==> flow/design.v <==
module complex_adder_subtractor #(
    parameter WIDTH=32
) (
    input [WIDTH-1:0] a,
    input [WIDTH-1:0] b,
    input addNotSub,
    output reg [WIDTH-1:0] result
);
    always @(*) begin
        if (addNotSub) begin
            result[WIDTH-1:WIDTH/2] = a[WIDTH-1:WIDTH/2] + b[WIDTH-1:WIDTH/2];
            result[WIDTH/2-1:0] = a[WIDTH/2-1:0] + b[WIDTH/2-1:0];
        end else begin
            result[WIDTH-1:WIDTH/2] = a[WIDTH-1:WIDTH/2] - b[WIDTH-1:WIDTH/2];
            result[WIDTH/2-1:0] = a[WIDTH/2-1:0] - b[WIDTH/2-1:0];
        end
    end
endmodule
module complex_multiplier #(
    parameter WIDTH=32
) (
    input [WIDTH-1:0] a,
    input [WIDTH-1:0] b,
    output [2*WIDTH-1:0] result
);
    wire signed [WIDTH-1:0] a_real = { {(WIDTH/2+1){a[WIDTH/2-1]}}, a[WIDTH/2-1:0] };
    wire signed [WIDTH-1:0] b_real = { {(WIDTH/2+1){b[WIDTH/2-1]}}, b[WIDTH/2-1:0] };
    wire signed [WIDTH-1:0] a_img = { {(WIDTH/2+1){a[WIDTH-1]}}, a[WIDTH-1:WIDTH/2] };
    wire signed [WIDTH-1:0] b_img = { {(WIDTH/2+1){b[WIDTH-1]}}, b[WIDTH-1:WIDTH/2] };
    wire signed [WIDTH-1:0] result_real = a_real * b_real - a_img * b_img;
    wire signed [WIDTH-1:0] result_img = a_real * b_img + a_img * b_real;
    assign result[WIDTH-1:0] = result_real;
    assign result[2*WIDTH-1:WIDTH] = result_img;
endmodule
module complex_mean_square (
    input wire i_clk,
    input wire i_arst,
    input wire i_en,
    input wire [2:0] i_log2_samples,
    input wire        i_valid,
    input wire [31:0] i_y,
    input wire [31:0] i_y_hat,
    output reg        o_valid,
    output reg [63:0] o_data
);
    wire [31:0] y_diff_w;
    wire [63:0] sq_diff_complex_w;
    wire        sq_diff_valid_w;
    wire [63:0] sum_res_w;
    wire [8:0]  num_samples_w = 1 << i_log2_samples;
    reg [8:0]  sample_rx_cnt_r;
    reg [8:0]  sample_proc_cnt_r;
    reg [1:0]  state_r, next_state_r;
    localparam S_IDLE      = 2'b00;
    localparam S_INIT      = 2'b01;
    localparam S_COMPUTING = 2'b10;
    localparam S_FINALIZE  = 2'b11;
    complex_adder_subtractor #(.WIDTH(32)) y_difference_module (
        .a(i_y),
        .b(i_y_hat),
        .addNotSub(1'b0),
        .result(y_diff_w)
    );
    complex_multiplier cpow_calculator (
        .a(y_diff_w),
        .b(y_diff_w),
        .result(sq_diff_complex_w)
    );
    assign sq_diff_valid_w = i_valid;
    complex_adder_subtractor #(.WIDTH(64)) square_sum (
        .a(o_data),  
        .b(sq_diff_complex_w),
        .addNotSub(1'b1),
        .result(sum_res_w)
    );
    always @(posedge i_clk or posedge i_arst) begin
        if (i_arst)
            state_r <= S_IDLE;
        else
            state_r <= next_state_r;
    end
    always @(*) begin
        next_state_r = state_r;
        case (state_r)
            S_IDLE:      if (i_en) next_state_r = S_INIT;
            S_INIT:      next_state_r = S_COMPUTING;
            S_COMPUTING: if (sample_rx_cnt_r == num_samples_w && sample_proc_cnt_r == num_samples_w)
                             next_state_r = S_FINALIZE;
            S_FINALIZE:  next_state_r = S_IDLE;
            default:     next_state_r = S_IDLE;
        endcase
    end
    always @(posedge i_clk or posedge i_arst) begin
        if (i_arst) begin
            o_valid           <= 1'b0;
            o_data            <= 64'b0;
            sample_rx_cnt_r   <= 9'b0;
            sample_proc_cnt_r <= 9'b0;
        end else begin
            o_valid <= 1'b0;  
            case (state_r)
                S_INIT: begin
                    o_data            <= 64'b0;
                    sample_rx_cnt_r   <= 9'b0;
                    sample_proc_cnt_r <= 9'b0;
                end
                S_COMPUTING: begin
                    sample_rx_cnt_r <= sample_rx_cnt_r;
                    sample_proc_cnt_r <= sample_proc_cnt_r;
                    if (i_valid && sample_rx_cnt_r < num_samples_w) begin
                        sample_rx_cnt_r <= sample_rx_cnt_r + 1;
                    end
                    if (sq_diff_valid_w && !(sample_proc_cnt_r == num_samples_w)) begin
                        sample_proc_cnt_r <= sample_proc_cnt_r + 1;
                        o_data <= sum_res_w;
                    end
                end
                S_FINALIZE: begin
					o_valid        <= 1'b1;  
					o_data[31:0]   <= $signed(o_data[31:0]) >>> i_log2_samples;
					o_data[63:32]  <= $signed(o_data[63:32]) >>> i_log2_samples;
                end
            endcase
        end
    end
endmodule
==> flow/config.mk <==
export PLATFORM = sky130hd
export DESIGN_NAME = complex_mean_square
export DESIGN_NICKNAME = complex_mean_square
export VERILOG_FILES = /design/flow/design.v
export SDC_FILE = /design/flow/constraint.sdc
export NUM_CORES = 4
export LEC_CHECK = 0
export ABC_AREA = 1
export CAP_MARGIN = 40
export CELL_PAD_IN_SITES_DETAIL_PLACEMENT = 2
export CORE_MARGIN = 9
export CORE_UTILIZATION = 31
export GPL_ROUTABILITY_DRIVEN = 0
export GPL_TIMING_DRIVEN = 1
export MAX_ROUTING_LAYER = met4
export MIN_ROUTING_LAYER = met2
export PLACE_DENSITY_LB_ADDON = 0.02
export SETUP_SLACK_MARGIN = 0.7
export SLEW_MARGIN = 40
export TNS_END_PERCENT = 20
==> flow/constraint.sdc <==
create_clock -name core_clock -period 7.64 [get_ports {i_clk}]
set_input_delay 1.5280 -clock core_clock [delete_from_list [all_inputs] [get_ports {i_clk}]]
set_output_delay 1.5280 -clock core_clock [all_outputs]
set_load 0.01 [all_outputs]
run.sh (not shown) runs the stock make flow with config.mk's settings and CLKGATE_MAP_FILE=.
The starting point ran to the end with violations: setup timing.
Then changed:
==> flow/config.mk (replaced) <==
export PLATFORM = sky130hd
export DESIGN_NAME = complex_mean_square
export DESIGN_NICKNAME = complex_mean_square
export VERILOG_FILES = /design/flow/design.v
export SDC_FILE = /design/flow/constraint.sdc
export NUM_CORES = 4
export LEC_CHECK = 0
export CAP_MARGIN = 20
export CELL_PAD_IN_SITES_DETAIL_PLACEMENT = 0
export CORE_MARGIN = 2
export CORE_UTILIZATION = 57
export GPL_TIMING_DRIVEN = 1
export PLACE_DENSITY_LB_ADDON = 0.02
export SETUP_SLACK_MARGIN = 1.57
export SLEW_MARGIN = 40
export TNS_END_PERCENT = 20
After rerunning:
- The changed run reached the layout checks and failed them: setup timing
- hold slack degrades by 10 ps
- via count shrinks by 41%
- first-iteration DRC count shrinks by 74%
Then changed:
==> flow/config.mk (replaced) <==
export PLATFORM = sky130hd
export DESIGN_NAME = complex_mean_square
export DESIGN_NICKNAME = complex_mean_square
export VERILOG_FILES = /design/flow/design.v
export SDC_FILE = /design/flow/constraint.sdc
export NUM_CORES = 4
export LEC_CHECK = 0
export ABC_AREA = 1
export CAP_MARGIN = 40
export CELL_PAD_IN_SITES_DETAIL_PLACEMENT = 2
export CORE_ASPECT_RATIO = 0.54
export CORE_MARGIN = 9
export CORE_UTILIZATION = 31
export GPL_ROUTABILITY_DRIVEN = 0
export GPL_TIMING_DRIVEN = 1
export MAX_ROUTING_LAYER = met4
export MIN_ROUTING_LAYER = met2
export PLACE_DENSITY_LB_ADDON = 0.02
export SLEW_MARGIN = 40
export TNS_END_PERCENT = 80
=> The changed run finished but failed the layout checks on setup timing. Die area came out higher by 100%. First-iteration DRC count came out higher to 3.7 times its value. Maximum frequency came out higher by 5.3%. Cell area came out higher by 17%. Clock-buffer cell count came out lower by 2. Worst setup slack improves by 520 ps. Via count came out higher by 72%.

* * *

RTL: the design.v shown in full above, as it stands there.
==> flow/config.mk <==
export PLATFORM = sky130hd
export DESIGN_NAME = complex_mean_square
export DESIGN_NICKNAME = complex_mean_square
export VERILOG_FILES = /design/flow/design.v
export SDC_FILE = /design/flow/constraint.sdc
export NUM_CORES = 4
export LEC_CHECK = 0
export ABC_AREA = 1
export CAP_MARGIN = 20
export CORE_MARGIN = 2
export CORE_UTILIZATION = 64
export CTS_CLUSTER_DIAMETER = 387
export CTS_CLUSTER_SIZE = 98
export PLACE_DENSITY = 0.42
export SLEW_MARGIN = 20
export TNS_END_PERCENT = 10
==> flow/constraint.sdc <==
create_clock -name core_clock -period 5.26 [get_ports {i_clk}]
set_input_delay 1.0520 -clock core_clock [delete_from_list [all_inputs] [get_ports {i_clk}]]
set_output_delay 1.0520 -clock core_clock [all_outputs]
set_load 0.01 [all_outputs]
The first run finished but fails on negative setup slack.
Rerun with:
- ABC_AREA: 1 -> not set
- CORE_UTILIZATION: 64 -> 40
- CTS_CLUSTER_DIAMETER: 387 -> not set
- CTS_CLUSTER_SIZE: 98 -> not set
- PLACE_DENSITY: 0.42 -> not set
- TNS_END_PERCENT: 10 -> not set
- clock period: 5.26 -> 13.1 ns (I/O delays scaled with it)
Result:
- The changed run went through all stages and came out clean
- global-route usage is lower by 20 points
- synthesized area goes down by a few percent
- hold slack is worse by 0.012 ns
- non-clock buffer count goes down by 711
- via count drops by a quarter to a third
Rerun with:
- CORE_UTILIZATION: 40 -> 70
- MAX_ROUTING_LAYER: not set -> met4
- clock period: 13.1 -> 11.1 ns (I/O delays scaled with it)
The changed run finished with negative setup slack left.
Cell area increases by 8.8%.
Setup slack is worse by 0.54 ns.
Synthesized area is unchanged.
Count of clock-buffer cells in the layout decreases by 1.
Hold slack gains 0.021 ns.
Rerun with:
- CORE_UTILIZATION: 70 -> 72
- HOLD_SLACK_MARGIN: not set -> -0.08
- SETUP_SLACK_MARGIN: not set -> 1.41
What happened: The new run reached the layout checks and failed them: negative setup slack. Sequential share of layout area decreases by 0.15 points. Count of clock-buffer cells in the layout came out higher by 1.
Rerun with:
- CORE_UTILIZATION: 72 -> 10
- HOLD_SLACK_MARGIN: -0.08 -> not set
- MAX_ROUTING_LAYER: met4 -> not set
- SETUP_SLACK_MARGIN: 1.41 -> not set
- clock period: 11.1 -> 14.3 ns (I/O delays scaled with it)
This time the run produced a clean layout.
Setup slack improved by 1.4 ns.
Register-to-register slack improved by 3.1 ns.
Die area went up to 7.0 times its value.
Synthesized cell count is unchanged.
Sequential cell count stays the same.
Routed wire length went down by 3.6%.
Cell area went down by about 1.1%.
First-iteration DRC count went down by about 56%.
Non-clock buffer count went down by 451.
Area after synthesis is unchanged.

* * *

Setup of harbor:
RTL: the design.v shown in full above, as it stands there.
clock: 13.5 ns
lec_check: 0
cap_margin: 20
core_margin: 2
core_utilization: 63
cts_cluster_diameter: 359
cts_cluster_size: 100
gpl_timing_driven: 0
slew_margin: 20
tns_end_percent: 25
harbor | stages: all done | timing, DRC, antenna: all pass
Inputs modified between harbor and violet:
- TNS_END_PERCENT changed from 25 to 15
- CORE_UTILIZATION changed from 63 to 40
- CORE_ASPECT_RATIO newly set to 1.28
- CTS_CLUSTER_SIZE changed from 100 to 10
- CTS_CLUSTER_DIAMETER removed (was 359)
- GPL_TIMING_DRIVEN removed (was 0)
==> comparison <==
violet against harbor: total number of placement rows increased by 38 relative to the old numbers; flop share of the area closely matched the old numbers; number of flip-flops and latches in the synthesized netlist closely matched the old numbers; cell count increased by 378 relative to the old numbers; instance count on the critical path increased by 8 relative to the old numbers. violet against harbor: met3 wire length fell 54%; total wire length fell 9.9 mm; final area rose about 0.43%; area of the die rose 34000 um2. NOTE die height harbor->violet increased by more than a quarter.
#### Input delta (maple over violet)
- GPL_TIMING_DRIVEN: unset -> 0
- CTS_CLUSTER_SIZE: 10 -> unset
- CTS_CLUSTER_DIAMETER: unset -> 77
- CAP_MARGIN: 20 -> 0
- CELL_PAD_IN_SITES_DETAIL_PLACEMENT: unset -> 2
- TNS_END_PERCENT: 15 -> 95
- MAX_ROUTING_LAYER: unset -> met4
- GPL_ROUTABILITY_DRIVEN: unset -> 0
- CORE_ASPECT_RATIO: 1.28 -> 1.49
- SETUP_SLACK_MARGIN: unset -> 1.39
- CELL_PAD_IN_SITES_GLOBAL_PLACEMENT: unset -> 1
==> results <==
Area enclosed by the die boundary: violet vs maple — no meaningful difference. maple vs. violet: global-route usage saw an increase; combinational share of cell area decreased by 2.6 points relative to the old numbers; clock-cell share of area roughly the same; cell area picked up an extra about 9%; period utilization dropped 2.9 points.
Relative to maple, the following input files were edited for sierra:
- swapping 0 for 20 in CAP_MARGIN
- swapping 2 for 1 in CELL_PAD_IN_SITES_DETAIL_PLACEMENT
- clearing GPL_ROUTABILITY_DRIVEN, which used to be 0
- clearing SETUP_SLACK_MARGIN, which used to be 1.39
==> comparison <==
- Every run (sierra and maple) finished clean.
- Relative to maple, first-pass GRT wire length has gone down in sierra.
- Compared to maple, the routing of sierra uses less wire.
- In the flow results for sierra and maple, the sequential portion of the cell area is smaller on maple.
- Cell with the largest stage delay on the worst path: sky130_fd_sc_hd__or4_4 -> maple, sky130_fd_sc_hd__or4_1 -> sierra
- Final core utilization was lower in the run labelled sierra.
- Going from maple to sierra, layout clock buffer count grows by 1.
The following lists how zinc was set up differently from sierra:
- changing CTS_CLUSTER_DIAMETER from 77 to 332
- setting HOLD_SLACK_MARGIN to -0.05 for the first time
==> results <==
From sierra to zinc the numbers moved as follows: logic depth of the worst setup path including buffers held, number of buffer and inverter stages on the critical path has remained practically unchanged, multi-input gate count did not really move, count of inserted antenna diode cells level.
As far as total number of clock tree sinks goes, zinc and sierra are indistinguishable; the numbers are identical.
Number of global-route vias before repair: sierra vs zinc — no meaningful difference
The inputs of juniper differ from those of zinc as listed below.
- CORE_UTILIZATION: 40 -> 63
- CELL_PAD_IN_SITES_DETAIL_PLACEMENT: 1 -> unset
- CELL_PAD_IN_SITES_GLOBAL_PLACEMENT: 1 -> unset
- HOLD_SLACK_MARGIN: -0.05 -> unset
- GPL_TIMING_DRIVEN: 0 -> unset
- CORE_ASPECT_RATIO: 1.49 -> 0.5
- CAP_MARGIN: 20 -> 0
- TNS_END_PERCENT: 95 -> 25
- CTS_CLUSTER_DIAMETER: 332 -> unset
- MAX_ROUTING_LAYER: met4 -> unset
- CTS_CLUSTER_SIZE: unset -> 15
### Flow results
In juniper, the critical path depth came out 6 above the value in zinc. The post-route clock period utilization number comes out higher for zinc vs juniper. As far as number of top-level pins goes, zinc and juniper are indistinguishable; the numbers are identical. Taking zinc as the reference, in juniper first-pass iteration count of the detailed router shows an increase of 1, first-iteration DRC count now larger, total met3 wirelength after detailed routing has increased, cell area fell by about 2.6%, sequential share of layout area held steady. From zinc to juniper, mean post-synth cell area did not move at all. Higher die size was reported by zinc, not juniper. The area fraction of clock buffers and clock inverters was comparable across zinc and juniper.

* * *

== job 7799 ==
Starts from the design.v that is shown in full above.
make LEC_CHECK=0 CAP_MARGIN=20 CELL_PAD_IN_SITES_DETAIL_PLACEMENT=0 CORE_ASPECT_RATIO=0.5 CORE_MARGIN=9 CORE_UTILIZATION=57 CTS_CLUSTER_DIAMETER=94 CTS_CLUSTER_SIZE=100 GPL_TIMING_DRIVEN=0 PLACE_DENSITY_LB_ADDON=0.02 SETUP_SLACK_MARGIN=1.57 SLEW_MARGIN=40 TNS_END_PERCENT=20 finish   # period 7.64 ns
Job 7799: complete, dirty (negative setup slack)
What job 2377 does differently from job 7799 at the input level:
# job 7799
export LEC_CHECK = 0
export CAP_MARGIN = 20
export CELL_PAD_IN_SITES_DETAIL_PLACEMENT = 0
export CORE_ASPECT_RATIO = 0.5
export CORE_MARGIN = 9
export CORE_UTILIZATION = 57
export CTS_CLUSTER_DIAMETER = 94
export CTS_CLUSTER_SIZE = 100
export GPL_TIMING_DRIVEN = 0
export PLACE_DENSITY_LB_ADDON = 0.02
export SETUP_SLACK_MARGIN = 1.57
export SLEW_MARGIN = 40
export TNS_END_PERCENT = 20
create_clock -name core_clock -period 7.64 [get_ports {i_clk}]
# job 2377
export LEC_CHECK = 0
export ABC_AREA = 1
export CAP_MARGIN = 20
export CELL_PAD_IN_SITES_DETAIL_PLACEMENT = 0
export CORE_MARGIN = 2
export CORE_UTILIZATION = 72
export CTS_CLUSTER_DIAMETER = 91
export CTS_CLUSTER_SIZE = 15
export GPL_TIMING_DRIVEN = 1
export PLACE_DENSITY = 0.8
export SETUP_SLACK_MARGIN = 1.57
export SLEW_MARGIN = 40
export TNS_END_PERCENT = 20
create_clock -name core_clock -period 5.18 [get_ports {i_clk}]
## What came out
- Across job 7799 and job 2377, no clean finish was achieved.
- What ended job 2377 was a tool error in global routing; the run never finished.
- Comparing job 2377 and job 7799, the higher synthesized area is on job 2377.
- Reported for job 2377 and job 7799, clock sink count turned out identical to the last digit.
- Diff job 2377..job 7799 | share of flip-flops with an asynchronous set or reset | unchanged
- Measured against each other, job 2377 and job 7799 differ in die size, the higher figure coming from job 7799.
- Re vertical die dimension: job 2377 and job 7799 aren't equal, and the lower value belongs to job 7799.
- Average cell area after synthesis in job 2377 vs job 7799: down about 13%
Changes in job 8346 relative to job 2377:
# job 2377
export LEC_CHECK = 0
export ABC_AREA = 1
export CAP_MARGIN = 20
export CELL_PAD_IN_SITES_DETAIL_PLACEMENT = 0
export CORE_MARGIN = 2
export CORE_UTILIZATION = 72
export CTS_CLUSTER_DIAMETER = 91
export CTS_CLUSTER_SIZE = 15
export GPL_TIMING_DRIVEN = 1
export PLACE_DENSITY = 0.8
export SETUP_SLACK_MARGIN = 1.57
export SLEW_MARGIN = 40
export TNS_END_PERCENT = 20
create_clock -name core_clock -period 5.18 [get_ports {i_clk}]
# job 8346
export LEC_CHECK = 0
export CAP_MARGIN = 20
export CORE_MARGIN = 2
export CORE_UTILIZATION = 63
export CTS_CLUSTER_SIZE = 15
export SLEW_MARGIN = 20
export TNS_END_PERCENT = 25
create_clock -name core_clock -period 13.5 [get_ports {i_clk}]
==> comparison <==
Going from job 2377 to job 8346, the post-placement setup slack was found to have gone up by 5.04 ns. In summary, job 8346 completed successfully, with a layout that passed the timing, design-rule and antenna checks. When job 8346 is set beside job 2377, its chip area estimate from yosys synthesis turns out to be 1200 um^2 smaller. Going from job 2377 to job 8346, area fraction in mux cells rose by 3.6 points, floorplan die height rose by 5.1%, overall die width rose by 12 um, count of placed standard cells including taps fell by 1335.
Input-level comparison between job 783 and job 8346:
# job 8346
export LEC_CHECK = 0
export CAP_MARGIN = 20
export CORE_MARGIN = 2
export CORE_UTILIZATION = 63
export CTS_CLUSTER_SIZE = 15
export SLEW_MARGIN = 20
export TNS_END_PERCENT = 25
create_clock -name core_clock -period 13.5 [get_ports {i_clk}]
# job 783
export LEC_CHECK = 0
export CAP_MARGIN = 40
export CORE_ASPECT_RATIO = 0.5
export CORE_MARGIN = 2
export CORE_UTILIZATION = 63
export CTS_CLUSTER_SIZE = 15
export SLEW_MARGIN = 20
export TNS_END_PERCENT = 25
create_clock -name core_clock -period 13.5 [get_ports {i_clk}]
==> results <==
- ~same fraction of area in registers in job 8346 and job 783
- Worst slew margin relative to its limit delta for job 783 relative to job 8346: 15 points higher
- Between job 783 and job 8346, the area of the die does not differ in any meaningful way.
